File: flow/run.sh
#!/bin/bash
# the make line also repeats each setting of config.mk as NAME=value (left out here)
make -C /OpenROAD-flow-scripts/flow DESIGN_CONFIG=/design/flow/config.mk WORK_HOME=/design/flow/orfs CLKGATE_MAP_FILE= finish
File: flow/config.mk
export PLATFORM = sky130hd
export DESIGN_NAME = cpu18
export DESIGN_NICKNAME = cpu18
export VERILOG_FILES = /design/flow/design.v
export SDC_FILE = /design/flow/constraint.sdc
export NUM_CORES = 4
export LEC_CHECK = 0
export ABC_AREA = 1
export CAP_MARGIN = 20
export CORE_MARGIN = 2
export CORE_UTILIZATION = 71
export CTS_CLUSTER_SIZE = 68
export SLEW_MARGIN = 20
File: flow/constraint.sdc
create_clock -name core_clock -period 2.96 [get_ports {clk}]
set_input_delay 0.5920 -clock core_clock [delete_from_list [all_inputs] [get_ports {clk}]]
set_output_delay 0.5920 -clock core_clock [all_outputs]
set_load 0.01 [all_outputs]
File: flow/design.v
module OneBitAdder (
  input A,
  input B,
  input cin,
  output sum,
  output cout
);
  assign sum = (A ^ B) ^ cin;
  assign cout = ((A ^ B) & cin) | (A & B);
endmodule
module Adder_2_bits (
  input [1:0] bit_1, bit_2,
  input c_in,
  output [1:0] s,
  output c_out
);
  wire c0;  
  OneBitAdder birler (.A(bit_1[0]), .B(bit_2[0]), .cin(c_in), .sum(s[0]), .cout(c0));
  OneBitAdder onlar (.A(bit_1[1]), .B(bit_2[1]), .cin(c0), .sum(s[1]), .cout(c_out));
endmodule
module Adder_4_bits (
  input [3:0] bit_1, bit_2,
  input c_in,
  output [3:0] s,
  output c_out
);
  wire  c0;  
  Adder_2_bits a_2_0 (.bit_1(bit_1[1:0]), .bit_2(bit_2[1:0]), .c_in(c_in), .s(s[1:0]), .c_out(c0));
  Adder_2_bits a_2_1 (.bit_1(bit_1[3:2]), .bit_2(bit_2[3:2]), .c_in(c0), .s(s[3:2]), .c_out(c_out));
endmodule
module Adder_8_bits (
  input [7:0] bit_1, bit_2,
  input c_in,
  output [7:0] s,
  output c_out
);
  wire  c0;  
  Adder_4_bits a_4_0 (.bit_1(bit_1[3:0]), .bit_2(bit_2[3:0]), .c_in(c_in), .s(s[3:0]), .c_out(c0));
  Adder_4_bits a_4_1 (.bit_1(bit_1[7:4]), .bit_2(bit_2[7:4]), .c_in(c0), .s(s[7:4]), .c_out(c_out));
endmodule
  module Adder_10_bits(
  input [9:0] bit_1,bit_2, 
  input c_in,
  output [9:0] s,
  output c_out
);
 wire  c0;  
   Adder_8_bits a_8 (.bit_1(bit_1[7:0]), .bit_2(bit_2[7:0]), .c_in(c_in), .s(s[7:0]), .c_out(c0));
   Adder_2_bits a_2 (.bit_1(bit_1[9:8]), .bit_2(bit_2[9:8]), .c_in(c0), .s(s[9:8]), .c_out(c_out));
endmodule
module Adder_16_bits (
  input [15:0] bit_1, bit_2,
  input c_in,
  output [15:0] s,
  output c_out
);
  wire  c0;  
  Adder_8_bits a_8_0 (.bit_1(bit_1[7:0]), .bit_2(bit_2[7:0]), .c_in(c_in), .s(s[7:0]), .c_out(c0));
  Adder_8_bits a_8_1 (.bit_1(bit_1[15:8]), .bit_2(bit_2[15:8]), .c_in(c0), .s(s[15:8]), .c_out(c_out));
endmodule
module Adder_18_bits (
  input [17:0] bit_1, bit_2,
  input c_in,
  output [17:0] s,
  output c_out
);
  wire  c0;  
  Adder_16_bits a_16 (.bit_1(bit_1[15:0]), .bit_2(bit_2[15:0]), .c_in(c_in), .s(s[15:0]), .c_out(c0));
  Adder_2_bits a_2 (.bit_1(bit_1[17:16]), .bit_2(bit_2[17:16]), .c_in(c0), .s(s[17:16]), .c_out(c_out));
endmodule
module ExtendValue (
  input [0:5] inp,
  output reg [0:17] out
);
  always @* begin
    out[12:17] = inp[0:5];
    if (inp[0] == 1'b0)
      out[0:11] = 12'b0;
    else
      out[0:11] = 12'hfff;
  end
endmodule
module Mux_Alu (
  input  [1:0] whichalu,
  input  [17:0] input_0, input_1, input_2, input_3,
  output reg [17:0] out
);
    always @ (input_0 or input_1 or input_2 or input_3 or whichalu)
    begin
	out=input_0;
	if(whichalu== 2'b01)
	   out=input_1;
	if(whichalu== 2'b10)
	   out=input_2;
	if(whichalu== 2'b11)
	   out=input_3;
    end
endmodule
module Mux_18bit (
  input wire select,
  input wire [17:0] input_1,  
  input wire [17:0] input_2,  
  output reg [17:0] out  
);
    always @ (select or input_1 or input_2)
    begin
        if (select == 1'b0)
            out = input_1;
        else
            out = input_2;
    end
endmodule
module aluselect (
    input wire [17:0] R1,
    input wire [17:0] R2,
    input wire [1:0] alu_op_type,
    output wire [17:0] result,
    output wire cout
);
    wire [17:0] add_result, and_result, nand_result, nor_result;
    Adder_18_bits adder (.bit_1(R1), .bit_2(R2), .c_in(1'b0), .s(add_result), .c_out(cout));
    assign and_result = R1 & R2;
    assign nand_result = ~(R1 & R2);
    assign nor_result = ~(R1 | R2);
    Mux_Alu m1 (
        .whichalu(alu_op_type),
        .input_0(add_result),
        .input_1(and_result),
        .input_2(nand_result),
        .input_3(nor_result),
        .out(result)
    );
endmodule
module Regfile (
  input [0:4] select_register, reg_1, reg_2,
  input [0:17] data,
  input clck, reset_enable, write_enable, clear,
  output reg [0:17] read_reg_1_value,
  output reg [0:17] read_reg_2_value
);
  reg [0:17] registers [0:15];  
  integer i;
  always @(posedge clck or posedge reset_enable) begin
    if (reset_enable) begin
      for (i = 0; i < 16; i = i + 1) begin
        registers[i] <= 18'b0;
      end
    end
    else if (clear) begin
      for (i = 0; i < 16; i = i + 1) begin
        registers[i] <= 18'b0;
      end
    end
    else if (write_enable) begin
      registers[select_register[1:4]] <= data;
    end
  end
  always @(posedge clck) begin
    read_reg_1_value <= registers[reg_1[1:4]];
    read_reg_2_value <= registers[reg_2[1:4]];
  end
endmodule
module ProgramCounter (
  input wire clk,
  input wire rst,
  input wire is_jump,
  input wire pc_enable,
  input wire next,
  input wire [9:0] address_input,
  output reg [9:0] current_address
);
  always @(posedge clk or posedge rst) begin
    if (rst) begin
      current_address <= 10'b0;
    end else begin
      if (is_jump) begin
        current_address <= current_address+address_input;
      end else if (pc_enable && next) begin
        current_address <= current_address + 1;
      end
    end
  end
endmodule
module cpu18 (
  input  wire        clk,
  input  wire        rst,
  output wire [9:0]  imem_addr,
  input  wire [17:0] imem_rdata,
  output wire [9:0]  dmem_addr,
  output wire [17:0] dmem_wdata,
  output wire        dmem_we,
  input  wire [17:0] dmem_rdata,
  output wire        halt
);
  localparam S_FETCH  = 2'd0;
  localparam S_DECODE = 2'd1;
  localparam S_EXEC   = 2'd2;
  localparam S_HALT   = 2'd3;
  reg  [1:0]  state;
  reg  [17:0] ir;
  reg         zf, cf;
  wire [9:0]  pc;
  wire [3:0] opcode = ir[17:14];
  wire [3:0] f_dst  = ir[13:10];
  wire [3:0] f_src1 = ir[9:6];
  wire [3:0] f_src2 = ir[3:0];
  wire [5:0] f_imm  = ir[5:0];
  wire [9:0] f_addr = ir[9:0];
  wire is_alu = (opcode[3:2] == 2'b00);           
  wire is_imm = (opcode[3:1] == 3'b010);          
  wire is_ld  = (opcode == 4'b0110);
  wire is_st  = (opcode == 4'b0111);
  wire is_cmp = (opcode == 4'b1000);
  wire is_jmp = (opcode >= 4'b1001) && (opcode <= 4'b1110);
  wire is_rst = (opcode == 4'b1111);
  reg taken;
  always @* begin
    case (opcode)
      4'b1001: taken = 1'b1;           
      4'b1010: taken = zf;             
      4'b1011: taken = ~zf & ~cf;      
      4'b1100: taken = cf;             
      4'b1101: taken = ~cf;            
      4'b1110: taken = cf | zf;        
      default: taken = 1'b0;
    endcase
  end
  wire exec = (state == S_EXEC);
  wire [17:0] rv1, rv2, wb_data;
  wire [3:0]  rsel1 = is_st ? f_dst : f_src1;
  Regfile regs (
    .select_register({1'b0, f_dst}),
    .reg_1({1'b0, rsel1}),
    .reg_2({1'b0, f_src2}),
    .data(wb_data),
    .clck(clk),
    .reset_enable(rst),
    .write_enable(exec & (is_alu | is_imm | is_ld)),
    .clear(exec & is_rst),
    .read_reg_1_value(rv1),
    .read_reg_2_value(rv2)
  );
  wire [17:0] imm_ext, alu_b, alu_y;
  wire        alu_cout;
  ExtendValue ext (.inp(f_imm), .out(imm_ext));
  Mux_18bit   opb (.select(is_imm), .input_1(rv2), .input_2(imm_ext), .out(alu_b));
  aluselect   alu (.R1(rv1), .R2(alu_b), .alu_op_type(opcode[1:0]), .result(alu_y), .cout(alu_cout));
  Mux_18bit   wbm (.select(is_ld), .input_1(alu_y), .input_2(dmem_rdata), .out(wb_data));
  wire do_jump = exec & is_jmp & taken;
  ProgramCounter pcr (
    .clk(clk),
    .rst(rst),
    .is_jump(do_jump),
    .pc_enable(exec),
    .next(1'b1),
    .address_input(f_addr),
    .current_address(pc)
  );
  always @(posedge clk or posedge rst) begin
    if (rst) begin
      state <= S_FETCH;
      ir    <= 18'b0;
      zf    <= 1'b0;
      cf    <= 1'b0;
    end else begin
      case (state)
        S_FETCH: begin
          ir    <= imem_rdata;
          state <= S_DECODE;
        end
        S_DECODE: state <= S_EXEC;
        S_EXEC: begin
          if (is_cmp) begin
            zf <= (rv1 == rv2);
            cf <= (rv1 < rv2);
          end else if (is_rst) begin
            zf <= 1'b0;
            cf <= 1'b0;
          end
          if (do_jump && f_addr == 10'd0)
            state <= S_HALT;
          else
            state <= S_FETCH;
        end
        default: state <= S_HALT;
      endcase
    end
  end
  assign imem_addr  = pc;
  assign dmem_addr  = f_addr;
  assign dmem_wdata = rv1;
  assign dmem_we    = exec & is_st;
  assign halt       = (state == S_HALT);
endmodule
==> results of run 1 <==
per-layer routing:
metal / up-vias / global-route usage / wire length (µm)
met5: - / 0 / 63
li1: 9062 / - / -
met4: 6 / 0.3125 / 6102
met3: 596 / 0.1979 / 12800
met2: 1997 / 0.7120 / 31530
met1: 9932 / 0.5979 / 25020
what timing repair did:
| item | 4_1_cts | 5_1_grt |
|---|---|---|
| setup endpoints to repair | 241 | 257 |
| gates resized | 186 | 118 |
| buffers inserted | 4 | 8 |
| pin swaps | 15 | 21 |
| cloned | 6 | 2 |
per-stage QoR:
stage / cells / setup slack, ps
floorplan: 2696 / -4662
global route: 3204 / -5019
global placement: 3115 / -4669
detailed placement: 3115 / -4832
finish: 3205 / -4851
CTS: 3194 / -4753
final cells by class:
class                      count  area [µm²]
inverter                     219       832.0
multi-input combinational   1935       10510
antenna                        1       2.502
tap                          378       473.0
clock inverter                 4       48.80
clock buffer                  65        1214
fill                        1521        3577
sequential                   358        8782
timing repair buffer         245        2497
==> Flow_metrics.wiki, run 1 <==
== Metrics ==
{| class="wikitable"
! Metric !! Value
|-
| Overall fraction of global-route tracks in use || 0.4862
|-
| Antenna violations before repair || 4
|-
| Mux share || 0
|-
| Share of the core filled by cells before placement || 0.7245
|-
| Hold Path Cell Cnt || 0
|-
| Worst-margin pin slew || 1062 ps
|-
| Register share of total power || 0.495
|-
| Peak supply drop || 567.0 µV
|-
| Simple logic cell fraction of the synthesized area || 0.2837
|-
| Clock transition at path regs || 70 ps
|-
| Final setup slack of the worst path || -4851 ps
|-
| Termination of the worst setup path || regs.registers[13][0]
|-
| Final clock skew || 34.52 ps
|-
| Routed len/inst || 23.56 µm
|-
| Switching power share of the total || 0.2160
|-
| Critical path's slowest cell || sky130_fd_sc_hd__dfrtp_2
|-
| CTS H-Tree Depth || 2
|-
| Number of buffer cells added on primary ports || 77
|-
| # IOs || just under 80
|-
| Unrepaired setup endpoints after global routing || true
|-
| Buffers plus inverters on the worst setup path || 3
|-
| Net count reported at finish || roughly 3000
|-
| Power Dens Cells || 405.5 mW/mm²
|-
| Switching power of the nets || 2.133 mW
|-
| Pin count of the biggest net entering global routing || 73
|-
| Layout Check Fail Reasons || negative setup slack
|-
| Stage delay of the slowest cell on the critical path || 400 ps
|-
| Synthesized-area fraction occupied by xor and xnor cells || 0.001298
|-
| Endpoint of the worst hold-timing path || state[1]
|-
| Worst reg-to-reg path cell count || 30
|-
| Clk power || 4.83 mW
|-
| Adder-cell share of the synthesized area || 0.05576
|-
| Site row count || 61
|-
| Top cell type by instance count after synthesis || sky130_fd_sc_hd__nand2_1
|-
| Synthesized netlist net count || 2814
|-
| Max Fanout on Critical Path || 8
|-
| Count of antenna-violating nets left after detailed routing || 0
|-
| Register bit total from synthesis || around 360
|-
| Post-synthesis cell count from yosys || ~2700
|-
| Congestion Overflow GR || 0
|-
| Area of the chip || 0.02987 mm²
|-
| Largest logic family || simple AND/OR/NAND/NOR gates
|-
| Avg Inst Size Synth || 7.507 µm²
|-
| Power in sequential cells || 4.89 mW
|-
| Comb group || approximately 0.16 mW
|-
| Main flop type after synthesis || sky130_fd_sc_hd__dfrtp_1
|-
| Worst hold slack across all endpoints || 367.4 ps
|-
| Count of TritonRoute iterations in the first routing pass || 9
|-
| Final estimated routing congestion in global placement || 0.9122
|-
| Detailed-route wire length || approximately 76000 µm
|-
| TritonCTS buffer count || 38
|-
| Number of remaining DRC errors || 0
|-
| CTS tree || yes
|-
| Biggest consumer || sequential cells
|-
| Die width || ~170 µm
|-
| Final setup violation count || 240
|-
| Hold Vio Cnt, Final || 0
|-
| Cell type with the highest occurrence count on the critical path || sky130_fd_sc_hd__fa_2
|-
| Detail-routed via count per cell || 6.737
|-
| Placed instance area || 0.02207 mm²
|-
| Synth async-reset ratio || 0.8994
|-
| # clock sinks || 358
|-
| Final design area excluding fillers || 0.02436 mm²
|-
| Largest cells by area after synthesis || sky130_fd_sc_hd__dfrtp_1 40%, sky130_fd_sc_hd__nand2_1 15%, sky130_fd_sc_hd__o21ai_0 8.8%
|-
| Placed wire-length estimate || 42200 µm
|-
| Source of the critical timing path || ir[17]
|-
| Count of hold-fix buffers inserted at cts || 0
|-
| First DRT Iteration DRCs || 3631
|-
| FF-to-FF Start || ir[17]
|-
| First-pass GRT wire length || 112500 µm
|-
| FMAX || ~130 MHz
|-
| Cell types with the highest counts after synthesis || 819 x sky130_fd_sc_hd__nand2_1, 355 x sky130_fd_sc_hd__o21ai_0, 339 x sky130_fd_sc_hd__nand3_1
|-
| Post-synthesis cell type with the largest combined area || sky130_fd_sc_hd__dfrtp_1
|-
| Internal || about 7.7 mW
|-
| Count of unique library cells instantiated by Yosys || around 41
|-
| Ratio of final minimum period to clock period || 2.639
|-
| Power Total || 9.878 mW
|-
| # Max-Cap Violations || 0
|-
| Clk Latency, worst-skew pair || roughly 560 ps
|-
| Top cell area share || 0.3969
|-
| Hold crit path type || flop to flop
|-
| Reg2reg setup slack || -4850 ps
|-
| Worst path top cell family by delay || adder cells
|-
| Die Span Y || 172.8 µm
|-
| Register area share after synthesis || 0.4338
|-
| Crit path required time || 3450 ps
|-
| Critical path data arrival time || 8300 ps
|-
| Setup TNS || -658240 ps
|-
| Max_slew headroom || 0.2892
|-
| Terminus of the critical flop-to-flop path || regs.registers[13][0]
|-
| Number of global-route vias before repair || around 21000
|-
| Area figure in the yosys stat output || just over 0.02 mm²
|-
| Count of flip-flops with a built-in enable after synthesis || 0
|-
| Post-synthesis to final-layout area growth || 20.34%
|-
| Clock Power Share || 0.489
|-
| Post-Synthesis Cell Area || 0.02024 mm²
|-
| Cell chosen for the clock root || sky130_fd_sc_hd__clkbuf_16
|-
| Tmin final || 7811 ps
|-
| Power share of the combinational group || 0.016
|-
| Final Util || 0.8719
|-
| Max Root-Sink Buffers || 3
|-
| Leak Pwr || 12.05 nW
|-
| Aoi share || 0.1385
|-
| Logic depth of the worst setup path including buffers || 30
|-
| Critical path start-end classification || flop to flop
|-
| Final Max Slew Viols || 0
|-
| Setup crit end kind || flop
|-
| Startpoint Class || flop
|-
| Total number of warnings across the stage logs || 66
|-
| Vias || 21590
|-
| Synth warnings || 7
|-
| Gate Count Post-Synth || between 2000 and 3000
|-
| Placeable Area || 0.02793 mm²
|-
| Launch instance of the worst min-delay path || state[2]
|-
| Result of the run || complete, but fails checks
|}
==> inputs of run 2 (changes only) <==
- CAP_MARGIN: 20 -> 35
- CORE_UTILIZATION: 71 -> 72
- CTS_CLUSTER_SIZE: 68 -> not set
- PLACE_DENSITY: not set -> 0.77
- SETUP_SLACK_MARGIN: not set -> -0.3
- clock period: 2.96 -> 5.04 ns (I/O delays scaled with it)
==> Flow_metrics.wiki, run 2 <==
== Metrics ==
{| class="wikitable"
! Metric !! Value
|-
| Result of the run || complete, but fails checks
|-
| Layout Check Fail Reasons || negative setup slack
|-
| Post-Synthesis Cell Area || 0.02024 mm² (unchanged)
|-
| Internal || 4.574 mW (-41%)
|-
| Clock transition at path regs || 60 ps (about the same)
|-
| First DRT Iteration DRCs || 4222 (+16%)
|-
| Worst path top cell family by delay || adder cells
|-
| Count of antenna-violating nets left after detailed routing || 0 (unchanged)
|-
| Register bit total from synthesis || 358 (unchanged)
|-
| Buffers plus inverters on the worst setup path || 3 (unchanged)
|-
| Unrepaired setup endpoints after global routing || true
|-
| Area figure in the yosys stat output || 0.02024 mm² (unchanged)
|-
| # Max-Cap Violations || 0 (unchanged)
|-
| Largest cells by area after synthesis || sky130_fd_sc_hd__dfrtp_1 40%, sky130_fd_sc_hd__nand2_1 15%, sky130_fd_sc_hd__o21ai_0 8.8%
|-
| Logic depth of the worst setup path including buffers || 27 (-10%)
|-
| Largest logic family || simple AND/OR/NAND/NOR gates
|-
| CTS tree || yes
|-
| Antenna violations before repair || 7 (+3)
|-
| Die Span Y || 171.7 µm (-0.68%)
|-
| Gate Count Post-Synth || 2696 (unchanged)
|-
| Minimum setup slack after placement || -2795 ps (+2037 ps)
|-
| Hold Path Cell Cnt || 0 (unchanged)
|-
| Clk power || 2.85 mW (-41%)
|-
| Critical path start-end classification || flop to flop
|-
| Number of buffer cells added on primary ports || 77 (unchanged)
|-
| Main flop type after synthesis || sky130_fd_sc_hd__dfrtp_1
|-
| Post-synthesis to final-layout area growth || 17.45%
|-
| Power Dens Cells || 244.3 mW/mm² (-40%)
|-
| Pin count of the biggest net entering global routing || 155 (+110%)
|-
| Top cell area share || 0.3969 (unchanged)
|-
| Final clock skew || 20.03 ps (-14.49 ps)
|-
| # clock sinks || 358 (unchanged)
|-
| Terminus of the critical flop-to-flop path || regs.registers[12][1]
|-
| Critical path data arrival time || 8330 ps (+30 ps)
|-
| Switching power share of the total || 0.2124 (-0.003616)
|-
| # fillers || 1587 (+4.3%)
|-
| Total number of warnings across the stage logs || 70 (+6.1%)
|-
| Routed len/inst || 23.71 µm (+0.63%)
|-
| Count of flip-flops with a built-in enable after synthesis || 0 (unchanged)
|-
| Power share of the combinational group || 0.015 (about the same)
|-
| Setup TNS || -255010 ps (+403240 ps)
|-
| FF-to-FF Start || ir[17]
|-
| Worst reg-to-reg path cell count || 27 (-10%)
|-
| Number of global-route vias before repair || 20210 (-1.8%)
|-
| Power in sequential cells || 2.87 mW (-41%)
|-
| Register area share after synthesis || 0.4338 (unchanged)
|-
| Number of cells in the finished layout apart from fillers || 3167 (-1.2%)
|-
| Worst-margin pin slew || 997.3 ps (-65.00 ps)
|-
| Net count reported at finish || 2876 (-1.3%)
|-
| Final Max Slew Viols || 0 (unchanged)
|-
| Placed cell count || 3071 (-1.4%)
|-
| Final estimated routing congestion in global placement || 0.9366 (+2.7%)
|-
| Stage delay of the slowest cell on the critical path || 450 ps (+50 ps)
|-
| Launch instance of the worst min-delay path || state[2]
|-
| Cell type with the highest occurrence count on the critical path || sky130_fd_sc_hd__fa_2
|-
| Tmin final || 7874 ps (+63.46 ps)
|-
| Synthesized netlist net count || 2814 (unchanged)
|-
| Max_slew headroom || 0.3332 (+0.04399)
|-
| Site row count || 61 (unchanged)
|-
| Register share of total power || 0.494 (about the same)
|-
| Ratio of final minimum period to clock period || 1.562 (-1.076)
|-
| Startpoint Class || flop
|-
| Count of unique library cells instantiated by Yosys || 41 (unchanged)
|-
| Comb group || slightly below 0.09 mW
|-
| Synth async-reset ratio || 0.8994 (unchanged)
|-
| Count of hold-fix buffers inserted at cts || 0 (unchanged)
|-
| Final Util || 0.8580 (-0.01393)
|-
| Detailed-route wire length || 75100 µm (-0.56%)
|-
| FMAX || 127.0 MHz (-0.81%)
|-
| Switching power of the nets || 1.233 mW (-42%)
|-
| Detail-routed via count per cell || 6.825 (+1.3%)
|-
| Hold crit path type || flop to flop
|-
| Top cell type by instance count after synthesis || sky130_fd_sc_hd__nand2_1
|-
| Number of remaining DRC errors || 0 (unchanged)
|-
| Setup crit end kind || flop
|-
| Clock Power Share || 0.491 (+0.002)
|-
| Cell chosen for the clock root || sky130_fd_sc_hd__clkbuf_16
|-
| Synth warnings || 7 (unchanged)
|-
| Overall fraction of global-route tracks in use || 0.4985 (+0.01236)
|-
| CTS H-Tree Depth || 2 (unchanged)
|-
| Die width || 171.7 µm (-0.68%)
|-
| Max Fanout on Critical Path || 8 (unchanged)
|-
| Source of the critical timing path || ir[17]
|-
| Cell types with the highest counts after synthesis || 819 x sky130_fd_sc_hd__nand2_1, 355 x sky130_fd_sc_hd__o21ai_0, 339 x sky130_fd_sc_hd__nand3_1
|-
| Crit path required time || 5500 ps (+2050 ps)
|-
| Synthesized-area fraction occupied by xor and xnor cells || 0.001298 (unchanged)
|-
| Avg Inst Size Synth || 7.507 µm² (unchanged)
|-
| Critical path's slowest cell || sky130_fd_sc_hd__fa_2
|-
| Biggest consumer || sequential cells
|-
| Leak Pwr || 11.81 nW (-2.0%)
|-
| Reg2reg setup slack || -2830 ps (+2020 ps)
|-
| Area of the chip || 0.02947 mm² (-1.4%)
|-
| Aoi share || 0.1385 (unchanged)
|-
| Adder-cell share of the synthesized area || 0.05576 (unchanged)
|-
| Final setup violation count || 160 (-33%)
|-
| Max Root-Sink Buffers || 3 (unchanged)
|-
| Count of TritonRoute iterations in the first routing pass || 10 (+1)
|-
| Termination of the worst setup path || regs.registers[12][1]
|-
| First-pass GRT wire length || 110400 µm (-1.9%)
|-
| Post-synthesis cell count from yosys || 2696 (unchanged)
|-
| Congestion Overflow GR || 0 (unchanged)
|-
| Vias || 21620 (+0.11%)
|-
| Placeable Area || 0.02771 mm² (-0.82%)
|-
| Final setup slack of the worst path || -2834 ps (+2017 ps)
|-
| Share of the core filled by cells before placement || 0.7305 (+0.005988)
|-
| Clk Latency, worst-skew pair || 550 ps (about the same)
|-
| Mux share || 0 (unchanged)
|-
| Hold Vio Cnt, Final || 0 (unchanged)
|-
| Placed wire-length estimate || 41780 µm (-0.99%)
|-
| Post-synthesis cell type with the largest combined area || sky130_fd_sc_hd__dfrtp_1
|-
| Simple logic cell fraction of the synthesized area || 0.2837 (unchanged)
|-
| TritonCTS buffer count || 38 (unchanged)
|-
| # IOs || 78 (unchanged)
|-
| Peak supply drop || 327.1 µV (-42%)
|-
| Endpoint of the worst hold-timing path || state[1]
|}
run 2: metrics by stage:
| stage | power [mW] | hold WS (ps) | area (µm²) |
|---|---|---|---|
| 3_3_place_gp | 3.010 | 333.4 | 21490 |
| 3_5_place_dp | 3.011 | 343.4 | 21580 |
| 2_1_floorplan | 2.963 | 331.2 | 20360 |
| 6_report | 5.808 | 358.0 | 23770 |
| 4_1_cts | 5.782 | 357.1 | 23160 |
| 5_1_grt | 5.914 | 369.1 | 23760 |
run 2: cell type report:
type	count	area, µm²	area share
multi-input cells	1936	10310	0.4338
flip-flops and latches	358	8781	0.3694
repair buffers	205	2116	0.08900
clock buffers	59	1152	0.04848
inverters	219	830.8	0.03495
well taps	378	473.0	0.01990
clock inverters	9	98.84	0.004158
diodes	3	7.507	0.0003158
run 2: timing repair:
| action | CTS | global route |
|---|---|---|
| pin swaps | 16 | 10 |
| gates cloned | 4 | 1 |
| resized | 120 | 76 |
| endpoints found under the setup margin | 144 | 153 |
| setup buffers | 5 | 5 |
run 2: metal layers:
| metal | part of all wire | vias to the layer above | track usage | wire length (µm) |
|---|---|---|---|---|
| met3 | 0.17 | 660 | 0.2009 | 12640 |
| li1 | - | 8989 | - | - |
| met4 | 0.085 | 8 | 0.3183 | 6361 |
| met2 | 0.42 | 2021 | 0.7255 | 31200 |
| met1 | 0.33 | 9938 | 0.6178 | 24840 |
| met5 | 0.00068 | - | 0 | 51 |
==> inputs of run 3 (changes only) <==
- CAP_MARGIN: 35 -> 5
- CTS_CLUSTER_DIAMETER: not set -> 79
- CTS_CLUSTER_SIZE: not set -> 15
- PLACE_DENSITY: 0.77 -> not set
- SETUP_SLACK_MARGIN: -0.3 -> not set
- clock period: 5.04 -> 6.31 ns (I/O delays scaled with it)
==> Flow_metrics.wiki, run 3 <==
== Metrics ==
{| class="wikitable"
! Metric !! Value
|-
| Crit path required time || 6740 ps (+1240 ps)
|-
| Endpoint of the worst hold-timing path || state[1]
|-
| Synthesized-area fraction occupied by xor and xnor cells || 0.001298 (unchanged)
|-
| Final Max Slew Viols || 0 (unchanged)
|-
| Ratio of final minimum period to clock period || 1.225 (-0.3374)
|-
| Biggest consumer || sequential cells
|-
| Post-synthesis to final-layout area growth || 11.56%
|-
| Die Span Y || 171.7 µm (unchanged)
|-
| Hold Vio Cnt, Final || 0 (unchanged)
|-
| Antenna violations before repair || 2 (-5)
|-
| Site row count || 61 (unchanged)
|-
| Aoi share || 0.1385 (unchanged)
|-
| CTS tree || yes
|-
| Startpoint Class || flop
|-
| Reg2reg setup slack || -1420 ps (+1420 ps)
|-
| Number of buffer cells added on primary ports || 77 (unchanged)
|-
| Clk power || 1.64 mW (-42%)
|-
| Stage delay of the slowest cell on the critical path || 410 ps (-40 ps)
|-
| First-pass GRT wire length || 105100 µm (-4.8%)
|-
| Critical path data arrival time || 8160 ps (-170 ps)
|-
| Layout Check Fail Reasons || negative setup slack
|-
| Hold crit path type || flop to flop
|-
| Net count reported at finish || 2831 (-1.6%)
|-
| Max Fanout on Critical Path || 8 (unchanged)
|-
| Die width || 171.7 µm (unchanged)
|-
| Clock Power Share || 0.410 (-0.081)
|-
| Terminus of the critical flop-to-flop path || regs.registers[10][0]
|-
| Detailed-route wire length || 69210 µm (-7.8%)
|-
| Max_slew headroom || 0.1514 (-0.1818)
|-
| Max Root-Sink Buffers || 3 (unchanged)
|-
| Register share of total power || 0.573 (+0.079)
|-
| Pin count of the biggest net entering global routing || 157 (+1.3%)
|-
| Post-synthesis cell type with the largest combined area || sky130_fd_sc_hd__dfrtp_1
|-
| Worst reg-to-reg path cell count || 32 (+19%)
|-
| Placed cell count || 3053 (-0.59%)
|-
| Tmin final || 7729 ps (-145.0 ps)
|-
| Hold Path Cell Cnt || 0 (unchanged)
|-
| Clock transition at path regs || 80 ps (+20 ps)
|-
| Source of the critical timing path || ir[17]
|-
| Mux share || 0 (unchanged)
|-
| Unrepaired setup endpoints after global routing || true
|-
| # clock sinks || 358 (unchanged)
|-
| Result of the run || complete, but fails checks
|-
| Vias || 20500 (-5.2%)
|-
| Number of cells in the finished layout apart from fillers || 3112 (-1.7%)
|-
| Area of the chip || 0.02947 mm² (unchanged)
|-
| Logic depth of the worst setup path including buffers || 32 (+19%)
|-
| Termination of the worst setup path || regs.registers[10][0]
|-
| Post-Synthesis Cell Area || 0.02024 mm² (unchanged)
|-
| Count of antenna-violating nets left after detailed routing || 0 (unchanged)
|-
| Leak Pwr || 11.25 nW (-4.7%)
|-
| Launch instance of the worst min-delay path || state[2]
|-
| Setup crit end kind || flop
|-
| Adder-cell share of the synthesized area || 0.05576 (unchanged)
|-
| Register bit total from synthesis || 358 (unchanged)
|-
| Post-synthesis cell count from yosys || 2696 (unchanged)
|-
| Buffers plus inverters on the worst setup path || 5 (+2)
|-
| Power share of the combinational group || 0.017 (+0.002)
|-
| Largest cells by area after synthesis || sky130_fd_sc_hd__dfrtp_1 40%, sky130_fd_sc_hd__nand2_1 15%, sky130_fd_sc_hd__o21ai_0 8.8%
|-
| Worst hold slack across all endpoints || 353.5 ps (-4.490 ps)
|-
| First DRT Iteration DRCs || 3282 (-22%)
|-
| Peak supply drop || 218.4 µV (-33%)
|-
| Count of unique library cells instantiated by Yosys || 41 (unchanged)
|-
| Routed len/inst || 22.24 µm (-6.2%)
|-
| Number of global-route vias before repair || 19440 (-3.8%)
|-
| Switching power share of the total || 0.2174 (+0.005038)
|-
| Comb group || 0.0688 mW (-21%)
|-
| CTS H-Tree Depth || 1 (-1)
|-
| TritonCTS buffer count || 27 (-29%)
|-
| FMAX || 129.4 MHz (+1.9%)
|-
| Avg Inst Size Synth || 7.507 µm² (unchanged)
|-
| Final clock skew || 16.20 ps (-3.833 ps)
|-
| Setup TNS || -84290 ps (+170710 ps)
|-
| Count of TritonRoute iterations in the first routing pass || 10 (unchanged)
|-
| Register area share after synthesis || 0.4338 (unchanged)
|-
| Cell chosen for the clock root || sky130_fd_sc_hd__clkbuf_16
|-
| Power Dens Cells || 177.0 mW/mm² (-28%)
|-
| Placed wire-length estimate || 41100 µm (-1.6%)
|-
| FF-to-FF Start || ir[17]
|-
| Power in sequential cells || 2.29 mW (-20%)
|-
| Internal || 3.128 mW (-32%)
|-
| Area figure in the yosys stat output || 0.02024 mm² (unchanged)
|-
| Synth async-reset ratio || 0.8994 (unchanged)
|-
| Cell types with the highest counts after synthesis || 819 x sky130_fd_sc_hd__nand2_1, 355 x sky130_fd_sc_hd__o21ai_0, 339 x sky130_fd_sc_hd__nand3_1
|-
| Total number of warnings across the stage logs || 68 (-2.9%)
|-
| Final Util || 0.8150 (-0.04304)
|-
| Count of flip-flops with a built-in enable after synthesis || 0 (unchanged)
|-
| Placeable Area || 0.02771 mm² (unchanged)
|-
| Final setup violation count || 96 (-40%)
|-
| Detail-routed via count per cell || 6.586 (-3.5%)
|-
| Final setup slack of the worst path || -1419 ps (+1415 ps)
|-
| Switching power of the nets || 0.8688 mW (-30%)
|-
| Critical path start-end classification || flop to flop
|-
| Top cell area share || 0.3969 (unchanged)
|-
| Worst path top cell family by delay || adder cells
|-
| Critical path's slowest cell || sky130_fd_sc_hd__dfrtp_2
|-
| Synth warnings || 7 (unchanged)
|-
| Number of remaining DRC errors || 0 (unchanged)
|-
| Cell type with the highest occurrence count on the critical path || sky130_fd_sc_hd__fa_2
|-
| Clk Latency, worst-skew pair || 570 ps (+20 ps)
|-
| Main flop type after synthesis || sky130_fd_sc_hd__dfrtp_1
|-
| Overall fraction of global-route tracks in use || 0.4703 (-0.02827)
|-
| Largest logic family || simple AND/OR/NAND/NOR gates
|-
| # IOs || 78 (unchanged)
|-
| Share of the core filled by cells before placement || 0.7305 (unchanged)
|-
| # Max-Cap Violations || 0 (unchanged)
|-
| Simple logic cell fraction of the synthesized area || 0.2837 (unchanged)
|-
| Power Total || 3.996 mW (-31%)
|-
| Synthesized netlist net count || 2814 (unchanged)
|-
| Gate Count Post-Synth || 2696 (unchanged)
|-
| Final estimated routing congestion in global placement || 0.9360 (about the same)
|-
| Worst-margin pin slew || 1270 ps (+272.5 ps)
|-
| Top cell type by instance count after synthesis || sky130_fd_sc_hd__nand2_1
|-
| Congestion Overflow GR || 0 (unchanged)
|}
## run 3: per-stage QoR
step	area (µm²)	worst slack [ps]
2_1_floorplan	20340	-1306
3_3_place_gp	21350	-1360
3_5_place_dp	21360	-1529
4_1_cts	22380	-1511
5_1_grt	22580	-1666
6_report	22580	-1419
## run 3: area by class of cell
type	instances	area, µm²
multi-input combinational	1934	10080
inverter	219	828.3
tap	378	473.0
sequential	358	8781
antenna	1	2.502
fill	1875	5126
clock buffer	49	768.2
timing repair buffer	173	1644
## run 3: per-layer routing
metal	GRT usage	part of all wire	up-vias
met5	0	0.00017	-
met2	0.6908	0.42	1645
met3	0.1772	0.16	468
li1	-	-	8875
met1	0.5834	0.34	9507
met4	0.3043	0.072	2
## run 3: repair_timing
action / in CTS / in global routing
hold buffers: 0 / 0
gates cloned: 2 / 1
resized: 98 / 53
pin swaps: 4 / 8
setup endpoints to repair: 96 / 116
buffers inserted: 4 / 1
==> inputs of run 4 (changes only) <==
- ABC_AREA: 1 -> not set
- CAP_MARGIN: 5 -> 20
- CORE_UTILIZATION: 72 -> 11
- CTS_CLUSTER_DIAMETER: 79 -> not set
- CTS_CLUSTER_SIZE: 15 -> not set
- clock period: 6.31 -> 13.6 ns (I/O delays scaled with it)
==> Flow_metrics.wiki, run 4 <==
== Metrics ==
{| class="wikitable"
! Metric !! Value
|-
| Area figure in the yosys stat output || 0.02135 mm² (+5.5%)
|-
| Tmin final || 10590 ps (+2857 ps)
|-
| Clk Latency, worst-skew pair || 600 ps (+30 ps)
|-
| Endpoint of the worst hold-timing path || state[1]
|-
| # clock sinks || 358 (unchanged)
|-
| Internal || 1.771 mW (-43%)
|-
| Synthesized-area fraction occupied by xor and xnor cells || 0.002051 (+0.0007529)
|-
| FMAX || 94.46 MHz (-27%)
|-
| Register bit total from synthesis || 358 (unchanged)
|-
| Post-synthesis cell type with the largest combined area || sky130_fd_sc_hd__dfrtp_1
|-
| Buffers plus inverters on the worst setup path || 1 (-4)
|-
| Post-synthesis to final-layout area growth || 23.24%
|-
| Placeable Area || 0.1928 mm² (+600%)
|-
| Startpoint Class || flop
|-
| Number of global-route vias before repair || 17520 (-9.9%)
|-
| Max Fanout on Critical Path || 21 (+13)
|-
| Total number of warnings across the stage logs || 61 (-10%)
|-
| Clock Power Share || 0.503 (+0.093)
|-
| Adder-cell share of the synthesized area || 0.05286 (-0.002902)
|-
| Post-CTS Setup Bufs || 0 (-4)
|-
| Power in sequential cells || 1.09 mW (-52%)
|-
| Crit path required time || 14130 ps (+7390 ps)
|-
| # fillers || 21520 (+1000%)
|-
| Peak supply drop || 68.53 µV (-69%)
|-
| Largest cells by area after synthesis || sky130_fd_sc_hd__dfrtp_1 38%, sky130_fd_sc_hd__mux2_2 17%, sky130_fd_sc_hd__a22oi_1 3.9%
|-
| Gate Area || 0.01141 mm² (+13%)
|-
| Final setup violation count || 0 (-100%)
|-
| Count of TritonRoute iterations in the first routing pass || 7 (-3)
|-
| Unrepaired setup endpoints after global routing || false
|-
| Final estimated routing congestion in global placement || 0.9306 (-0.58%)
|-
| Top cell type by instance count after synthesis || sky130_fd_sc_hd__dfrtp_1
|-
| Critical path's slowest cell || sky130_fd_sc_hd__a211oi_2
|-
| Count of hold-fix buffers inserted at cts || 0 (unchanged)
|-
| Detail-routed via count per cell || 3.953 (-40%)
|-
| Hold Path Cell Cnt || 0 (unchanged)
|-
| Stage delay of the slowest cell on the critical path || 840 ps (+430 ps)
|-
| Largest logic family || multiplexers
|-
| Logic depth of the worst setup path including buffers || 25 (-22%)
|-
| Register area share after synthesis || 0.4112 (-0.02257)
|-
| Top cell area share || 0.3762 (-0.02065)
|-
| Reg2reg setup slack || 3010 ps (+4430 ps)
|-
| Area of all sequential standard cells || 0.008785 mm² (about the same)
|-
| # Max-Cap Violations || 0 (unchanged)
|-
| Post-Synthesis Cell Area || 0.02135 mm² (+5.5%)
|-
| Worst path top cell family by delay || adder cells
|-
| Max_slew headroom || 0.09538 (-0.05606)
|-
| Detailed-route wire length || 91430 µm (+32%)
|-
| Cell types with the highest counts after synthesis || 321 x sky130_fd_sc_hd__dfrtp_1, 319 x sky130_fd_sc_hd__mux2_2, 112 x sky130_fd_sc_hd__a22oi_1
|-
| Post-CTS Resized || 0 (-100%)
|-
| Mux share || 0.2015 (+0.2015)
|-
| Switching power of the nets || 0.5105 mW (-41%)
|-
| Net count reported at finish || 2070 (-27%)
|-
| Worst-margin pin slew || 1352 ps (+82.17 ps)
|-
| Count of antenna-violating nets left after detailed routing || 0 (unchanged)
|-
| Synth async-reset ratio || 0.8994 (unchanged)
|-
| Launch instance of the worst min-delay path || state[2]
|-
| Result of the run || finished clean
|-
| Aoi share || 0.1810 (+0.04249)
|-
| CTS H-Tree Depth || 2 (+1)
|-
| Setup crit end kind || flop
|-
| Die width || 444.6 µm (+160%)
|-
| Source of the critical timing path || ir[16]
|-
| Site row count || 161 (+160%)
|-
| FF-to-FF Start || ir[16]
|-
| Number of remaining DRC errors || 0 (unchanged)
|-
| Ratio of final minimum period to clock period || 0.7784 (-0.4465)
|-
| TritonCTS buffer count || 40 (+48%)
|-
| Avg Inst Size Synth || 10.99 µm² (+46%)
|-
| Cell chosen for the clock root || sky130_fd_sc_hd__clkbuf_16
|-
| Final clock skew || 24.67 ps (+8.467 ps)
|-
| Pin count of the biggest net entering global routing || 133 (-15%)
|-
| Placed cell count || 4433 (+45%)
|-
| Cell type with the highest occurrence count on the critical path || sky130_fd_sc_hd__fa_1
|-
| Switching power share of the total || 0.2237 (+0.006317)
|-
| Final Max Slew Viols || 0 (unchanged)
|-
| Comb group || 0.0492 mW (-28%)
|-
| Clk power || 1.15 mW (-30%)
|-
| Simple logic cell fraction of the synthesized area || 0.09031 (-0.1934)
|-
| Power Dens Cells || 86.72 mW/mm² (-51%)
|-
| Count of unique library cells instantiated by Yosys || 85 (+110%)
|-
| Hold crit path type || flop to flop
|-
| CTS tree || yes
|-
| Power share of the combinational group || 0.022 (+0.005)
|-
| Leak Pwr || 10.29 nW (-8.5%)
|-
| Register share of total power || 0.476 (-0.097)
|-
| Count of flip-flops with a built-in enable after synthesis || 0 (unchanged)
|-
| Terminus of the critical flop-to-flop path || regs.registers[9][1]
|-
| # IOs || 78 (unchanged)
|-
| Max Root-Sink Buffers || 3 (unchanged)
|-
| Routed len/inst || 20.28 µm (-8.8%)
|-
| Termination of the worst setup path || regs.registers[9][1]
|-
| Number of buffer cells added on primary ports || 77 (unchanged)
|-
| Biggest consumer || clock
|-
| Area of the chip || 0.1976 mm² (+570%)
|-
| First-pass GRT wire length || 129700 µm (+23%)
|-
| First DRT Iteration DRCs || 2995 (-8.7%)
|-
| Power Total || 2.282 mW (-43%)
|-
| Share of the core filled by cells before placement || 0.1107 (-0.6198)
|-
| Critical path start-end classification || flop to flop
|-
| Hold Vio Cnt, Final || 0 (unchanged)
|-
| Gate Count Post-Synth || 1942 (-28%)
|-
| Vias || 17820 (-13%)
|-
| Setup TNS || 0 ps (+84290 ps)
|-
| Post-synthesis cell count from yosys || 1942 (-28%)
|-
| Congestion Overflow GR || 0 (unchanged)
|-
| Main flop type after synthesis || sky130_fd_sc_hd__dfrtp_1
|-
| Number of cells in the finished layout apart from fillers || 4509 (+45%)
|-
| Synth warnings || 7 (unchanged)
|-
| Die Span Y || 444.6 µm (+160%)
|-
| Critical path data arrival time || 11110 ps (+2950 ps)
|-
| Antenna violations before repair || 4 (+2)
|-
| Synthesized netlist net count || 2060 (-27%)
|-
| Worst reg-to-reg path cell count || 25 (-22%)
|-
| Clock transition at path regs || 60 ps (-20 ps)
|-
| Placed wire-length estimate || 60260 µm (+47%)
|-
| Overall fraction of global-route tracks in use || 0.08955 (-0.3807)
|}
-- run 4: metal layers --
layer	vias to the layer above	wire length [µm]	track usage
li1	7292	-	-
met1	8888	34060	0.1076
met2	1265	40850	0.1417
met3	375	9963	0.02568
met4	2	6551	0.05307
met5	-	13	0
-- run 4: layout make-up --
cell class,instances,area share
flip-flops and latches,358,0.3339
inverters,71,0.01041
multi-input cells,1337,0.4336
clock inverters,15,0.008987
diodes,2,0.0001902
well taps,2526,0.1201
repair buffers,144,0.05021
clock buffers,56,0.04261
-- run 4: stage by stage --
| step | cell area (µm²) | hold slack, ps | util | worst slack [ps] |
|---|---|---|---|---|
| floorplan | 21350 | 331.2 | - | 1969 |
| detailed placement | 24880 | 348.4 | 0.1290 | 3040 |
| finish | 26310 | 349.8 | 0.1365 | 3014 |
| global placement | 24850 | 333.8 | 0.1289 | 3047 |
| CTS | 26230 | 352.6 | 0.1361 | 2996 |
| global route | 26310 | 355.5 | 0.1365 | 2564 |
==> inputs of run 5 (changes only) <==
- ABC_AREA: not set -> 1
- CAP_MARGIN: 20 -> 40
- CORE_UTILIZATION: 11 -> 72
- CTS_CLUSTER_DIAMETER: not set -> 29
- CTS_CLUSTER_SIZE: not set -> 72
- PLACE_DENSITY_LB_ADDON: not set -> 0.27
- SETUP_SLACK_MARGIN: not set -> 1.43
- TNS_END_PERCENT: not set -> 5
- clock period: 13.6 -> 5.05 ns (I/O delays scaled with it)
==> Flow_metrics.wiki, run 5 <==
== Run summary ==
{| class="wikitable"
! Metric !! Value
|-
| Area figure in the yosys stat output || 0.02024 mm² (-5.2%)
|-
| Avg Inst Size Synth || 7.507 µm² (-32%)
|-
| Die width || 171.7 µm (-61%)
|-
| Site row count || 61 (-62%)
|-
| Cell types with the highest counts after synthesis || 819 x sky130_fd_sc_hd__nand2_1, 355 x sky130_fd_sc_hd__o21ai_0, 339 x sky130_fd_sc_hd__nand3_1
|-
| # clock sinks || 358 (unchanged)
|-
| Final estimated routing congestion in global placement || 0.9514 (+2.2%)
|-
| Top cell area share || 0.3969 (+0.02065)
|-
| TritonCTS buffer count || 76 (+90%)
|-
| Congestion Overflow GR || roughly 170
|-
| CTS H-Tree Depth || 3 (+1)
|-
| Number of buffer cells added on primary ports || 77 (unchanged)
|-
| Max Root-Sink Buffers || 3 (unchanged)
|-
| Largest cells by area after synthesis || sky130_fd_sc_hd__dfrtp_1 40%, sky130_fd_sc_hd__nand2_1 15%, sky130_fd_sc_hd__o21ai_0 8.8%
|-
| Gate Count Post-Synth || 2696 (+39%)
|-
| Post-Synthesis Cell Area || 0.02024 mm² (-5.2%)
|-
| Adder-cell share of the synthesized area || 0.05576 (+0.002902)
|-
| Placed cell count || 3069 (-31%)
|-
| Count of flip-flops with a built-in enable after synthesis || 0 (unchanged)
|-
| Largest logic family || simple AND/OR/NAND/NOR gates
|-
| Die Span Y || 171.7 µm (-61%)
|-
| Overall fraction of global-route tracks in use || 0.8136
|-
| Stop Error || [ERROR GRT-0232] Routing congestion too high. Check the congestion heatmap in the GUI.
|-
| Result of the run || aborted with a tool error
|-
| Placed wire-length estimate || 41940 µm (-30%)
|-
| Main flop type after synthesis || sky130_fd_sc_hd__dfrtp_1
|-
| Synth warnings || 7 (unchanged)
|-
| Aoi share || 0.1385 (-0.04249)
|-
| Count of unique library cells instantiated by Yosys || 41 (-52%)
|-
| Register bit total from synthesis || 358 (unchanged)
|-
| Mux share || 0 (-0.2015)
|-
| Synth async-reset ratio || 0.8994 (unchanged)
|-
| Simple logic cell fraction of the synthesized area || 0.2837 (+0.1934)
|-
| Area of the chip || 0.02947 mm² (-85%)
|-
| # IOs || 78 (unchanged)
|-
| Minimum setup slack after placement || -2803 ps (-5843 ps)
|-
| Synthesized-area fraction occupied by xor and xnor cells || 0.001298 (-0.0007529)
|-
| Register area share after synthesis || 0.4338 (+0.02257)
|-
| Post-synthesis cell type with the largest combined area || sky130_fd_sc_hd__dfrtp_1
|-
| Post-synthesis cell count from yosys || 2696 (+39%)
|-
| Top cell type by instance count after synthesis || sky130_fd_sc_hd__nand2_1
|-
| Share of the core filled by cells before placement || 0.7305 (+0.6198)
|-
| Cell chosen for the clock root || sky130_fd_sc_hd__clkbuf_16
|-
| Stage where the run ended || 5_1_grt
|-
| Placeable Area || 0.02771 mm² (-86%)
|-
| Synthesized netlist net count || 2814 (+37%)
|}
==> run 5: through the flow <==
step                instance area (µm²)  power, mW
floorplan                         20320      2.957
detailed placement                21530      3.005
global placement                  21500      3.005
CTS                               24440      8.106
==> run 5: repair_timing <==
action	CTS
setup buffers	3
endpoints found under the setup margin	233
resized	186
pin swaps	4
gates cloned	1
hold buffers	0
==> run 5: metal layers <==
layer  GRT overflow  track usage
met4             63       0.7870
met5              2       0.5287
met2             69       0.9382
met1             16       0.8008
met3             21       0.7227
==> inputs of run 6 (changes only) <==
- CAP_MARGIN: 40 -> 20
- CTS_CLUSTER_DIAMETER: 29 -> 25
- CTS_CLUSTER_SIZE: 72 -> 68
- PLACE_DENSITY: not set -> 0.35
- PLACE_DENSITY_LB_ADDON: 0.27 -> not set
- SETUP_SLACK_MARGIN: 1.43 -> 0.4
- TNS_END_PERCENT: 5 -> not set
- clock period: 5.05 -> 3.17 ns (I/O delays scaled with it)
==> Flow_metrics.wiki, run 6 <==
== Run summary ==
{| class="wikitable"
! Metric !! Value
|-
| Stop Error || [ERROR GRT-0232] Routing congestion too high. Check the congestion heatmap in the GUI.
|-
| Adder-cell share of the synthesized area || 0.05576 (unchanged)
|-
| Placed wire-length estimate || 41630 µm (-0.74%)
|-
| Count of hold-fix buffers inserted at cts || 0 (unchanged)
|-
| Area figure in the yosys stat output || 0.02024 mm² (unchanged)
|-
| Main flop type after synthesis || sky130_fd_sc_hd__dfrtp_1
|-
| Aoi share || 0.1385 (unchanged)
|-
| Mux share || 0 (unchanged)
|-
| Count of unique library cells instantiated by Yosys || 41 (unchanged)
|-
| Post-Synthesis Cell Area || 0.02024 mm² (unchanged)
|-
| Stage where the run ended || 5_1_grt
|-
| Final estimated routing congestion in global placement || 0.9358 (-1.6%)
|-
| # clock sinks || 358 (unchanged)
|-
| Synthesized netlist net count || 2814 (unchanged)
|-
| Post-synthesis cell type with the largest combined area || sky130_fd_sc_hd__dfrtp_1
|-
| Cell chosen for the clock root || sky130_fd_sc_hd__clkbuf_16
|-
| Register area share after synthesis || 0.4338 (unchanged)
|-
| Count of flip-flops with a built-in enable after synthesis || 0 (unchanged)
|-
| Largest logic family || simple AND/OR/NAND/NOR gates
|-
| Number of buffer cells added on primary ports || 77 (unchanged)
|-
| Area of the chip || 0.02947 mm² (unchanged)
|-
| Placeable Area || 0.02771 mm² (unchanged)
|-
| Congestion Overflow GR || 118
|-
| # IOs || 78 (unchanged)
|-
| CTS H-Tree Depth || 3 (unchanged)
|-
| Overall fraction of global-route tracks in use || 0.8397
|-
| Gate Count Post-Synth || 2696 (unchanged)
|-
| Synth async-reset ratio || 0.8994 (unchanged)
|-
| Avg Inst Size Synth || 7.507 µm² (unchanged)
|-
| Cell types with the highest counts after synthesis || 819 x sky130_fd_sc_hd__nand2_1, 355 x sky130_fd_sc_hd__o21ai_0, 339 x sky130_fd_sc_hd__nand3_1
|-
| Share of the core filled by cells before placement || 0.7305 (unchanged)
|-
| Largest cells by area after synthesis || sky130_fd_sc_hd__dfrtp_1 40%, sky130_fd_sc_hd__nand2_1 15%, sky130_fd_sc_hd__o21ai_0 8.8%
|-
| TritonCTS buffer count || 91 (+20%)
|-
| Placed instance area || 0.02200 mm² (+2.2%)
|-
| Synth warnings || 7 (unchanged)
|-
| Die width || 171.7 µm (unchanged)
|-
| Top cell area share || 0.3969 (unchanged)
|-
| Die Span Y || 171.7 µm (unchanged)
|-
| Top cell type by instance count after synthesis || sky130_fd_sc_hd__nand2_1
|-
| Result of the run || aborted with a tool error
|-
| Register bit total from synthesis || 358 (unchanged)
|-
| Post-synthesis cell count from yosys || 2696 (unchanged)
|-
| Simple logic cell fraction of the synthesized area || 0.2837 (unchanged)
|-
| Site row count || 61 (unchanged)
|-
| Synthesized-area fraction occupied by xor and xnor cells || 0.001298 (unchanged)
|-
| Max Root-Sink Buffers || 3 (unchanged)
|}
## run 6: metrics by stage
stage / TNS [ps] / setup slack (ps) / total power [mW] / std cells / hold slack (ps)
after CTS: -592500 / -4565 / 14.82 / 3311 / 356.1
after global placement: -581420 / -4481 / 4.800 / 3112 / 344.2
after detailed placement: -605040 / -4629 / 4.800 / 3112 / 335.7
after floorplan: -1157210 / -4452 / 4.711 / 2696 / 331.2
## run 6: repair_timing
| action | CTS |
|---|---|
| endpoints found under the setup margin | 268 |
| endpoints found under the hold margin | 0 |
| gates resized | 217 |
| gates cloned | 5 |
| setup buffers | 24 |
| pin swaps | 32 |
## run 6: per-layer routing
layer	overflow	global-route usage
met2	54	0.9504
met5	2	0.5322
met4	49	0.8195
met1	8	0.8383
met3	5	0.7492
==> inputs of run 7 (changes only) <==
- ABC_AREA: 1 -> not set
- CORE_UTILIZATION: 72 -> 44
- CTS_CLUSTER_DIAMETER: 25 -> not set
- CTS_CLUSTER_SIZE: 68 -> not set
- PLACE_DENSITY: 0.35 -> not set
- SETUP_SLACK_MARGIN: 0.4 -> not set
- clock period: 3.17 -> 6.58 ns (I/O delays scaled with it)
==> Flow_metrics.wiki, run 7 <==
== Metrics ==
{| class="wikitable"
! Metric !! Value
|-
| Worst path top cell family by delay || adder cells
|-
| FMAX || 120.5 MHz
|-
| Antenna violations before repair || 5
|-
| Max Root-Sink Buffers || 3 (unchanged)
|-
| CTS tree || yes
|-
| Clk power || 2.50 mW
|-
| Unrepaired setup endpoints after global routing || true
|-
| Detail-routed via count per cell || 6.822
|-
| Tmin final || 8298 ps
|-
| Synthesized netlist net count || 2060 (-27%)
|-
| Die Span Y || 224.3 µm (+31%)
|-
| Detailed-route wire length || 85390 µm
|-
| Area figure in the yosys stat output || 0.02135 mm² (+5.5%)
|-
| Register area share after synthesis || 0.4112 (-0.02257)
|-
| Die width || 224.3 µm (+31%)
|-
| Total number of warnings across the stage logs || 66
|-
| Layout Check Fail Reasons || negative setup slack
|-
| Logic depth of the worst setup path including buffers || 26
|-
| Max Fanout on Critical Path || 16
|-
| Final Util || 0.5164
|-
| First DRT Iteration DRCs || 2951
|-
| Stage delay of the slowest cell on the critical path || 430 ps
|-
| Count of hold-fix buffers inserted at cts || 0 (unchanged)
|-
| Share of the core filled by cells before placement || 0.4462 (-0.2843)
|-
| Critical path data arrival time || ~9000 ps
|-
| Launch instance of the worst min-delay path || state[2]
|-
| Clock Power Share || 0.516
|-
| Worst-margin pin slew || 1303 ps
|-
| Critical path start-end classification || flop to flop
|-
| Overall fraction of global-route tracks in use || 0.3381
|-
| Internal || 3.754 mW
|-
| Register share of total power || 0.463
|-
| Cell type with the highest occurrence count on the critical path || sky130_fd_sc_hd__fa_2
|-
| Placed wire-length estimate || 55000 µm (+32%)
|-
| Gate Count Post-Synth || 1942 (-28%)
|-
| Terminus of the critical flop-to-flop path || regs.registers[8][1]
|-
| Cell chosen for the clock root || sky130_fd_sc_hd__clkbuf_16
|-
| Cell types with the highest counts after synthesis || 321 x sky130_fd_sc_hd__dfrtp_1, 319 x sky130_fd_sc_hd__mux2_2, 112 x sky130_fd_sc_hd__a22oi_1
|-
| Post-synthesis cell type with the largest combined area || sky130_fd_sc_hd__dfrtp_1
|-
| Switching power of the nets || between 1 and 1.5 mW
|-
| Endpoint of the worst hold-timing path || state[1]
|-
| CTS H-Tree Depth || 2 (-1)
|-
| Adder-cell share of the synthesized area || 0.05286 (-0.002902)
|-
| Number of global-route vias before repair || 17620
|-
| Largest logic family || multiplexers
|-
| Power in sequential cells || 2.25 mW
|-
| Critical path's slowest cell || sky130_fd_sc_hd__or3b_4
|-
| Power Dens Cells || 196.3 mW/mm²
|-
| Buffers plus inverters on the worst setup path || 2
|-
| Clock transition at path regs || 60 ps
|-
| Vias || 18020
|-
| Largest cells by area after synthesis || sky130_fd_sc_hd__dfrtp_1 38%, sky130_fd_sc_hd__mux2_2 17%, sky130_fd_sc_hd__a22oi_1 3.9%
|-
| Top cell area share || 0.3762 (-0.02065)
|-
| Startpoint Class || flop
|-
| Switching power share of the total || 0.2260
|-
| Post-Synthesis Cell Area || 0.02135 mm² (+5.5%)
|-
| Ratio of final minimum period to clock period || 1.261
|-
| Post-synthesis to final-layout area growth || 15.72%
|-
| Final estimated routing congestion in global placement || 0.9763 (+4.3%)
|-
| Biggest consumer || clock
|-
| Setup crit end kind || flop
|-
| Worst reg-to-reg path cell count || 26
|-
| Reg2reg setup slack || -1720 ps
|-
| Net count reported at finish || 2112
|-
| Count of unique library cells instantiated by Yosys || 85 (+110%)
|-
| Result of the run || complete, but fails checks
|-
| Top cell type by instance count after synthesis || sky130_fd_sc_hd__dfrtp_1
|-
| Pin count of the biggest net entering global routing || 146
|-
| Max_slew headroom || 0.1186
|-
| Leak Pwr || 10.73 nW
|-
| Number of remaining DRC errors || 0
|-
| Final clock skew || 26.65 ps
|-
| # Max-Cap Violations || 0
|-
| Count of flip-flops with a built-in enable after synthesis || 0 (unchanged)
|-
| Simple logic cell fraction of the synthesized area || 0.09031 (-0.1934)
|-
| Avg Inst Size Synth || 10.99 µm² (+46%)
|-
| Source of the critical timing path || ir[17]
|-
| Peak supply drop || 155.7 µV
|-
| Comb group || 0.0997 mW
|-
| Synth warnings || 7 (unchanged)
|-
| Placeable Area || 0.04785 mm² (+73%)
|-
| # clock sinks || 358 (unchanged)
|-
| Final setup violation count || 96
|-
| First-pass GRT wire length || 123200 µm
|-
| Hold Path Cell Cnt || 0
|-
| Clk Latency, worst-skew pair || slightly below 600 ps
|-
| Area of the chip || 0.05030 mm² (+71%)
|-
| Main flop type after synthesis || sky130_fd_sc_hd__dfrtp_1
|-
| Count of TritonRoute iterations in the first routing pass || 6
|-
| Synth async-reset ratio || 0.8994 (unchanged)
|-
| FF-to-FF Start || ir[17]
|-
| Mux share || 0.2015 (+0.2015)
|-
| TritonCTS buffer count || 41 (-55%)
|-
| Aoi share || 0.1810 (+0.04249)
|-
| Synthesized-area fraction occupied by xor and xnor cells || 0.002051 (+0.0007529)
|-
| Hold crit path type || flop to flop
|-
| Routed len/inst || 32.33 µm
|-
| Hold Vio Cnt, Final || 0
|-
| Post-synthesis cell count from yosys || 1942 (-28%)
|-
| Crit path required time || 7090 ps
|-
| # IOs || 78 (unchanged)
|-
| Congestion Overflow GR || 0
|-
| Power share of the combinational group || 0.021
|-
| Site row count || 80 (+31%)
|-
| Worst hold slack across all endpoints || roughly 360 ps
|-
| Termination of the worst setup path || regs.registers[8][1]
|-
| Final setup slack of the worst path || -1718 ps
|-
| Number of buffer cells added on primary ports || 77 (unchanged)
|-
| Final Max Slew Viols || 0
|-
| Count of antenna-violating nets left after detailed routing || 0
|-
| Register bit total from synthesis || 358 (unchanged)
|}
==> run 7: area by class of cell <==
type / instances / area [µm²]
diodes: 2 / 5.005
clock buffers: 51 / 1146
clock inverters: 22 / 297.8
fillers: 4215 / 23140
inverters: 71 / 270.3
multi-input cells: 1337 / 11710
flip-flops and latches: 358 / 8783
well taps: 615 / 769.5
repair buffers: 185 / 1722
==> run 7: what timing repair did <==
item,in CTS,in global routing
pin swaps,2,5
setup buffers,2,3
resized,18,15
setup endpoints to repair,96,112
gates cloned,1,0
==> run 7: routing by layer <==
metal,vias to the layer above,GRT usage,routed length [µm],share of wire
met5,-,0.003910,52,0.00061
met4,6,0.1921,5465,0.064
met3,355,0.1045,10060,0.12
met2,1211,0.5060,36860,0.43
met1,9083,0.4341,32960,0.39
li1,7361,-,-,-
==> run 7: per-stage QoR <==
step | setup TNS, ps | cell area (µm²) | power (mW) | setup slack (ps) | cells
5_1_grt | -120140 | 24700 | 4.949 | -1861 | 2640
2_1_floorplan | -118050 | 21610 | 2.338 | -1888 | 1942
3_3_place_gp | -98590 | 22960 | 2.382 | -1668 | 2557
6_report | -102290 | 24710 | 4.850 | -1718 | 2641
4_1_cts | -103110 | 24550 | 4.860 | -1735 | 2634
3_5_place_dp | -103620 | 23010 | 2.386 | -1744 | 2558
==> inputs of run 8 (changes only) <==
- ABC_AREA: not set -> 1
- CORE_UTILIZATION: 44 -> 72
- CTS_CLUSTER_DIAMETER: not set -> 77
- HOLD_SLACK_MARGIN: not set -> -0.1
- PLACE_DENSITY: not set -> 0.37
- SETUP_SLACK_MARGIN: not set -> 0.85
- SLEW_MARGIN: 20 -> 5
- clock period: 6.58 -> 6.09 ns (I/O delays scaled with it)
==> Flow_metrics.wiki, run 8 <==
== Metrics ==
{| class="wikitable"
! Metric !! Value
|-
| Number of buffer cells added on primary ports || 77 (unchanged)
|-
| Switching power of the nets || 1.026 mW (-6.4%)
|-
| Top cell type by instance count after synthesis || sky130_fd_sc_hd__nand2_1
|-
| Detail-routed via count per cell || 6.600 (-3.3%)
|-
| Critical path data arrival time || 8250 ps (-550 ps)
|-
| Routed wl met2 || 29710 µm (-19%)
|-
| Biggest consumer || clock
|-
| Placed wire-length estimate || 41010 µm (-25%)
|-
| Setup crit end kind || flop
|-
| Ratio of final minimum period to clock period || 1.280 (+0.01926)
|-
| Comb group || 0.0699 mW (-30%)
|-
| Cell chosen for the clock root || sky130_fd_sc_hd__clkbuf_16
|-
| Cell types with the highest counts after synthesis || 819 x sky130_fd_sc_hd__nand2_1, 355 x sky130_fd_sc_hd__o21ai_0, 339 x sky130_fd_sc_hd__nand3_1
|-
| Clk power || 2.46 mW (-2%)
|-
| Post-synthesis cell type with the largest combined area || sky130_fd_sc_hd__dfrtp_1
|-
| Terminus of the critical flop-to-flop path || regs.registers[9][0]
|-
| Top cell area share || 0.3969 (+0.02065)
|-
| Result of the run || complete, but fails checks
|-
| Gate Count Post-Synth || 2696 (+39%)
|-
| Startpoint Class || flop
|-
| Peak supply drop || 230.0 µV (+48%)
|-
| Clk Latency, worst-skew pair || 540 ps (-50 ps)
|-
| Die width || 171.7 µm (-23%)
|-
| Count of TritonRoute iterations in the first routing pass || 7 (+1)
|-
| Final Max Slew Viols || 0 (unchanged)
|-
| FF-to-FF Start || ir[17]
|-
| Cell type with the highest occurrence count on the critical path || sky130_fd_sc_hd__fa_2
|-
| Number of cells in the finished layout apart from fillers || 3139 (+19%)
|-
| Switching power share of the total || 0.2093 (-0.01674)
|-
| Hold Path Cell Cnt || 0 (unchanged)
|-
| Power Dens Cells || 211.4 mW/mm² (+7.7%)
|-
| Critical path's slowest cell || sky130_fd_sc_hd__dfrtp_2
|-
| Reg2reg setup slack || -1710 ps (about the same)
|-
| Final Util || 0.8367 (+0.3203)
|-
| CTS tree || yes
|-
| Number of global-route vias before repair || 19530 (+11%)
|-
| Register share of total power || 0.485 (+0.022)
|-
| Placed cell count || 3058 (+20%)
|-
| WL met3 || 12140 µm (+21%)
|-
| Max Root-Sink Buffers || 3 (unchanged)
|-
| Stage delay of the slowest cell on the critical path || 420 ps (about the same)
|-
| Simple logic cell fraction of the synthesized area || 0.2837 (+0.1934)
|-
| Pin count of the biggest net entering global routing || 170 (+16%)
|-
| Tmin final || 7798 ps (-500.6 ps)
|-
| Leak Pwr || 11.56 nW (+7.7%)
|-
| Largest logic family || simple AND/OR/NAND/NOR gates
|-
| CTS H-Tree Depth || 2 (unchanged)
|-
| Vias || 20720 (+15%)
|-
| Antenna violations before repair || 4 (-1)
|-
| Routed len/inst || 22.71 µm (-30%)
|-
| Unrepaired setup endpoints after global routing || true
|-
| Top routing layer used || met5
|-
| # clock sinks || 358 (unchanged)
|-
| Post-Synthesis Cell Area || 0.02024 mm² (-5.2%)
|-
| Clock Power Share || 0.501 (-0.015)
|-
| First DRT Iteration DRCs || 3519 (+19%)
|-
| Max Fanout on Critical Path || 8 (-8)
|-
| Main flop type after synthesis || sky130_fd_sc_hd__dfrtp_1
|-
| Power share of the combinational group || 0.014 (-0.007)
|-
| Synth async-reset ratio || 0.8994 (unchanged)
|-
| Synthesized netlist net count || 2814 (+37%)
|-
| Detailed-route wire length || 71300 µm (-17%)
|-
| Hold crit path type || flop to flop
|-
| Hold Vio Cnt, Final || 0 (unchanged)
|-
| Met1 layer wirelength in the final routing || 24370 µm (-26%)
|-
| Critical path start-end classification || flop to flop
|-
| Final estimated routing congestion in global placement || 0.9346 (-4.3%)
|-
| Crit path required time || 6540 ps (-550 ps)
|-
| Termination of the worst setup path || regs.registers[9][0]
|-
| Synth warnings || 7 (unchanged)
|-
| Placeable Area || 0.02771 mm² (-42%)
|-
| Site row count || 61 (-24%)
|-
| Internal || 3.875 mW (+3.2%)
|-
| Mux share || 0 (-0.2015)
|-
| Placed instance area || 0.02144 mm² (-6.8%)
|-
| First-pass GRT wire length || 107500 µm (-13%)
|-
| Count of hold-fix buffers inserted at cts || 0 (unchanged)
|-
| Net count reported at finish || 2848 (+35%)
|-
| Worst hold slack across all endpoints || 354.3 ps (-2.477 ps)
|-
| Layout Check Fail Reasons || negative setup slack
|-
| Number of remaining DRC errors || 0 (unchanged)
|-
| Share of the core filled by cells before placement || 0.7305 (+0.2843)
|-
| Final design area excluding fillers || 0.02318 mm² (-6.2%)
|-
| Worst reg-to-reg path cell count || 31 (+19%)
|-
| Power in sequential cells || 2.38 mW (+6%)
|-
| Final setup slack of the worst path || -1708 ps (+10.64 ps)
|-
| Final setup violation count || 99 (+3.1%)
|-
| Aoi share || 0.1385 (-0.04249)
|-
| Worst path top cell family by delay || adder cells
|-
| Total number of warnings across the stage logs || 71 (+7.6%)
|-
| Area of the chip || 0.02947 mm² (-41%)
|-
| Register bit total from synthesis || 358 (unchanged)
|-
| Minimum setup slack after placement || -1711 ps (+32.25 ps)
|-
| TritonCTS buffer count || 39 (-4.9%)
|-
| Worst-margin pin slew || 1065 ps (-238.1 ps)
|-
| Count of flip-flops with a built-in enable after synthesis || 0 (unchanged)
|-
| Avg Inst Size Synth || 7.507 µm² (-32%)
|-
| Synthesized-area fraction occupied by xor and xnor cells || 0.001298 (-0.0007529)
|-
| Max_slew headroom || 0.2881 (+0.1695)
|-
| Logic depth of the worst setup path including buffers || 31 (+19%)
|-
| Post-synthesis cell count from yosys || 2696 (+39%)
|-
| Area figure in the yosys stat output || 0.02024 mm² (-5.2%)
|-
| Source of the critical timing path || ir[17]
|-
| # Max-Cap Violations || 0 (unchanged)
|-
| Adder-cell share of the synthesized area || 0.05576 (+0.002902)
|-
| FMAX || 128.2 MHz (+6.4%)
|-
| Launch instance of the worst min-delay path || state[2]
|-
| Count of antenna-violating nets left after detailed routing || 0 (unchanged)
|-
| Overall fraction of global-route tracks in use || 0.4842 (+0.1461)
|-
| Die Span Y || 171.7 µm (-23%)
|-
| Endpoint of the worst hold-timing path || state[1]
|-
| Final clock skew || 22.87 ps (-3.781 ps)
|-
| Count of unique library cells instantiated by Yosys || 41 (-52%)
|-
| Register area share after synthesis || 0.4338 (+0.02257)
|-
| Buffers plus inverters on the worst setup path || 4 (+2)
|-
| Largest cells by area after synthesis || sky130_fd_sc_hd__dfrtp_1 40%, sky130_fd_sc_hd__nand2_1 15%, sky130_fd_sc_hd__o21ai_0 8.8%
|-
| # IOs || 78 (unchanged)
|-
| Congestion Overflow GR || 0 (unchanged)
|-
| Clock transition at path regs || 60 ps (about the same)
|-
| Post-synthesis to final-layout area growth || 14.53%
|}
==> run 8: area by class of cell <==
| class | instances | area [µm²] |
|---|---|---|
| Fill cell | 1750 | 4524 |
| Timing Repair Buffer | 178 | 1692 |
| Inverter | 219 | 828.3 |
| Antenna cell | 1 | 2.502 |
| Sequential cell | 358 | 8781 |
| Multi-Input combinational cell | 1934 | 10080 |
| Clock inverter | 8 | 130.1 |
| Tap cell | 378 | 473.0 |
| Clock buffer | 63 | 1199 |
==> run 8: metal layers <==
metal,track usage,vias to the layer above
li1,-,8934
met3,0.2062,487
met2,0.7096,1753
met4,0.2918,4
met5,0.008696,-
met1,0.5947,9538
==> run 8: stage by stage <==
step | power [mW] | setup TNS, ps
floorplan | 2.452 | -97010
global placement | 2.490 | -100340
detailed placement | 2.490 | -111670
CTS | 4.880 | -110190
global route | 4.993 | -125890
finish | 4.901 | -111260
==> run 8: timing repair <==
item                                    in CTS  in global routing
endpoints found under the setup margin     160                160
endpoints found under the hold margin        0                  0
setup buffers                                5                  1
pin swaps                                    2                 10
resized                                    100                 52
cloned                                       1                  1
Power and IR drop assume default switching activity.
